Design caesar_cipher, start of the top module:
module caesar_cipher (
   input            clk
  ,input            rst_n
  ,input            ptxt_valid  
  ,input            mode  
  ,input            key_shift_dir_1  
  ,input            key_shift_dir_3  
  ,input      [4:0] key_shift_num_1  
  ,input      [4:0] key_shift_num_3  
  ,input      [7:0] ptxt_char
  ,output reg [7:0] ctxt_char
  ,output reg       err_invalid_key_shift_num
  ,output reg       err_invalid_ptxt_char
  ,output reg       ctx_ready
);
export LEC_CHECK = 0
export ABC_AREA = 1
export CAP_MARGIN = 20
export CORE_MARGIN = 2
export CORE_UTILIZATION = 72
export CTS_CLUSTER_DIAMETER = 335
export CTS_CLUSTER_SIZE = 99
export HOLD_SLACK_MARGIN = -0.05
export PLACE_DENSITY = 0.39
export SETUP_SLACK_MARGIN = 1.63
export SLEW_MARGIN = 20
export TNS_END_PERCENT = 5
create_clock -name core_clock -period 5.57 [get_ports {clk}]
run.sh (not shown) runs the stock make flow with config.mk's settings and CLKGATE_MAP_FILE=.
The first run failed in 3_5_place_dp.
==> next run, changes <==
- ABC_AREA: 1 -> default
- CTS_CLUSTER_DIAMETER: 335 -> 105
- CTS_CLUSTER_SIZE: 99 -> default
- HOLD_SLACK_MARGIN: -0.05 -> default
- MAX_ROUTING_LAYER: default -> met4
- PLACE_DENSITY: 0.39 -> default
- SETUP_SLACK_MARGIN: 1.63 -> default
- TNS_END_PERCENT: 5 -> default
- clock period: 5.57 -> 10.9 ns (I/O delays scaled with it)
The changed run did not get past 5_1_grt with GRT-0232. Synthesized cell count falls by 8.0%. Die area rises by 12%. Area after synthesis rises by 12%.
==> next run, changes <==
- CORE_UTILIZATION: 72 -> 40
- CTS_CLUSTER_DIAMETER: 105 -> default
- MAX_ROUTING_LAYER: met4 -> default
- clock period: 10.9 -> 14.0 ns (I/O delays scaled with it)
The changed run finished with timing, DRC and antenna clean.
Die size grows by 78%.
Synthesized area does not change.
Synthesized cell count is unchanged.
==> next run, changes <==
- ABC_AREA: default -> 1
- CELL_PAD_IN_SITES_DETAIL_PLACEMENT: default -> 1
- CORE_UTILIZATION: 40 -> 68
- CTS_CLUSTER_DIAMETER: default -> 46
- MAX_ROUTING_LAYER: default -> met4
- MIN_ROUTING_LAYER: default -> met1
- SLEW_MARGIN: 20 -> 0
The new run failed in 3_5_place_dp.
Die size goes down by 47%.
Area after synthesis goes down by 11%.
Synthesized cell count goes up by 8.7%.
==> next run, changes <==
- CELL_PAD_IN_SITES_DETAIL_PLACEMENT: 1 -> default
- CELL_PAD_IN_SITES_GLOBAL_PLACEMENT: default -> 3
- CORE_UTILIZATION: 68 -> 45
- CTS_CLUSTER_DIAMETER: 46 -> 295
- CTS_CLUSTER_SIZE: default -> 100
- GPL_ROUTABILITY_DRIVEN: default -> 0
- MAX_ROUTING_LAYER: met4 -> default
- MIN_ROUTING_LAYER: met1 -> default
- PLACE_DENSITY_LB_ADDON: default -> 0.08
- SLEW_MARGIN: 0 -> 20
- TNS_END_PERCENT: default -> 10
The new run did not get past 3_1_place_gp_skip_io on FLW-0024.
Die area climbs by 50%.
Synthesized cell count stays the same.
Area after synthesis is unchanged.

========
caesar_cipher again, from the RTL that the note above started with.
export LEC_CHECK = 0
export ABC_AREA = 1
export CAP_MARGIN = 20
export CORE_MARGIN = 2
export CORE_UTILIZATION = 72
export CTS_CLUSTER_DIAMETER = 97
export CTS_CLUSTER_SIZE = 35
export PLACE_DENSITY_LB_ADDON = 0.14
export SLEW_MARGIN = 20
create_clock -name core_clock -period 3.91 [get_ports {clk}]
The starting point failed in detailed placement, error DPL-0038.
Edit:
==> flow/config.mk (replaced) <==
export PLATFORM = sky130hd
export DESIGN_NAME = caesar_cipher
export DESIGN_NICKNAME = caesar_cipher
export VERILOG_FILES = /design/flow/design.v
export SDC_FILE = /design/flow/constraint.sdc
export NUM_CORES = 4
export LEC_CHECK = 0
export CAP_MARGIN = 20
export CORE_MARGIN = 2
export CORE_UTILIZATION = 68
export HOLD_SLACK_MARGIN = -0.08
export SLEW_MARGIN = 20
==> flow/constraint.sdc (replaced) <==
create_clock -name core_clock -period 10.7 [get_ports {clk}]
set_input_delay 2.1400 -clock core_clock [delete_from_list [all_inputs] [get_ports {clk}]]
set_output_delay 2.1400 -clock core_clock [all_outputs]
set_load 0.01 [all_outputs]
With this change the flow aborted during global routing.
Synthesized cell count decreases by 8.0%.
Die area increases by 19%.
Area after synthesis increases by 12%.
Edit:
--- a/flow/config.mk
+++ b/flow/config.mk
@@ -9,4 +9,4 @@
 export CORE_MARGIN = 2
 export CORE_UTILIZATION = 68
-export HOLD_SLACK_MARGIN = -0.08
+export HOLD_SLACK_MARGIN = -0.07
 export SLEW_MARGIN = 20
==> flow/constraint.sdc (replaced) <==
create_clock -name core_clock -period 10.8 [get_ports {clk}]
set_input_delay 2.1600 -clock core_clock [delete_from_list [all_inputs] [get_ports {clk}]]
set_output_delay 2.1600 -clock core_clock [all_outputs]
set_load 0.01 [all_outputs]
The changed run did not get past global routing on GRT-0232; synthesized cell count stays the same; synthesized area stays the same; die size is unchanged.
Edit:
--- a/flow/config.mk
+++ b/flow/config.mk
@@ -9,4 +9,4 @@
 export CORE_MARGIN = 2
 export CORE_UTILIZATION = 68
-export HOLD_SLACK_MARGIN = -0.07
 export SLEW_MARGIN = 20
+export TNS_END_PERCENT = 5
==> flow/constraint.sdc (replaced) <==
create_clock -name core_clock -period 10.7 [get_ports {clk}]
set_input_delay 2.1400 -clock core_clock [delete_from_list [all_inputs] [get_ports {clk}]]
set_output_delay 2.1400 -clock core_clock [all_outputs]
set_load 0.01 [all_outputs]
=> The new run ended with an error in global routing, error GRT-0232; area after synthesis is unchanged; die size stays the same; synthesized cell count stays the same.
Edit:
--- a/flow/config.mk
+++ b/flow/config.mk
@@ -6,7 +6,15 @@
 export NUM_CORES = 4
 export LEC_CHECK = 0
-export CAP_MARGIN = 20
+export ABC_AREA = 1
+export CAP_MARGIN = 15
+export CELL_PAD_IN_SITES_DETAIL_PLACEMENT = 0
+export CELL_PAD_IN_SITES_GLOBAL_PLACEMENT = 0
 export CORE_MARGIN = 2
-export CORE_UTILIZATION = 68
+export CORE_UTILIZATION = 65
+export CTS_CLUSTER_DIAMETER = 51
+export CTS_CLUSTER_SIZE = 77
+export GPL_TIMING_DRIVEN = 1
+export MIN_ROUTING_LAYER = met1
+export PLACE_DENSITY_LB_ADDON = 0.01
 export SLEW_MARGIN = 20
-export TNS_END_PERCENT = 5
+export TNS_END_PERCENT = 65
=>
- The new run finished with timing, DRC and antenna clean
- die area came out lower by 6.8%
- area after synthesis came out lower by 11%
- synthesized cell count came out higher by 8.7%
Edit:
==> flow/config.mk (replaced) <==
export PLATFORM = sky130hd
export DESIGN_NAME = caesar_cipher
export DESIGN_NICKNAME = caesar_cipher
export VERILOG_FILES = /design/flow/design.v
export SDC_FILE = /design/flow/constraint.sdc
export NUM_CORES = 4
export LEC_CHECK = 0
export CAP_MARGIN = 30
export CELL_PAD_IN_SITES_DETAIL_PLACEMENT = 0
export CELL_PAD_IN_SITES_GLOBAL_PLACEMENT = 0
export CORE_MARGIN = 2
export CORE_UTILIZATION = 72
export CTS_CLUSTER_DIAMETER = 363
export CTS_CLUSTER_SIZE = 37
export GPL_TIMING_DRIVEN = 1
export MAX_ROUTING_LAYER = met4
export MIN_ROUTING_LAYER = met1
export SLEW_MARGIN = 20
export TNS_END_PERCENT = 65
==> flow/constraint.sdc (replaced) <==
create_clock -name core_clock -period 13.7 [get_ports {clk}]
set_input_delay 2.7400 -clock core_clock [delete_from_list [all_inputs] [get_ports {clk}]]
set_output_delay 2.7400 -clock core_clock [all_outputs]
set_load 0.01 [all_outputs]
What happened:
- critical path depth is lower by 6
- core utilization grows by 6.5 points
- via count came out higher by about 10%
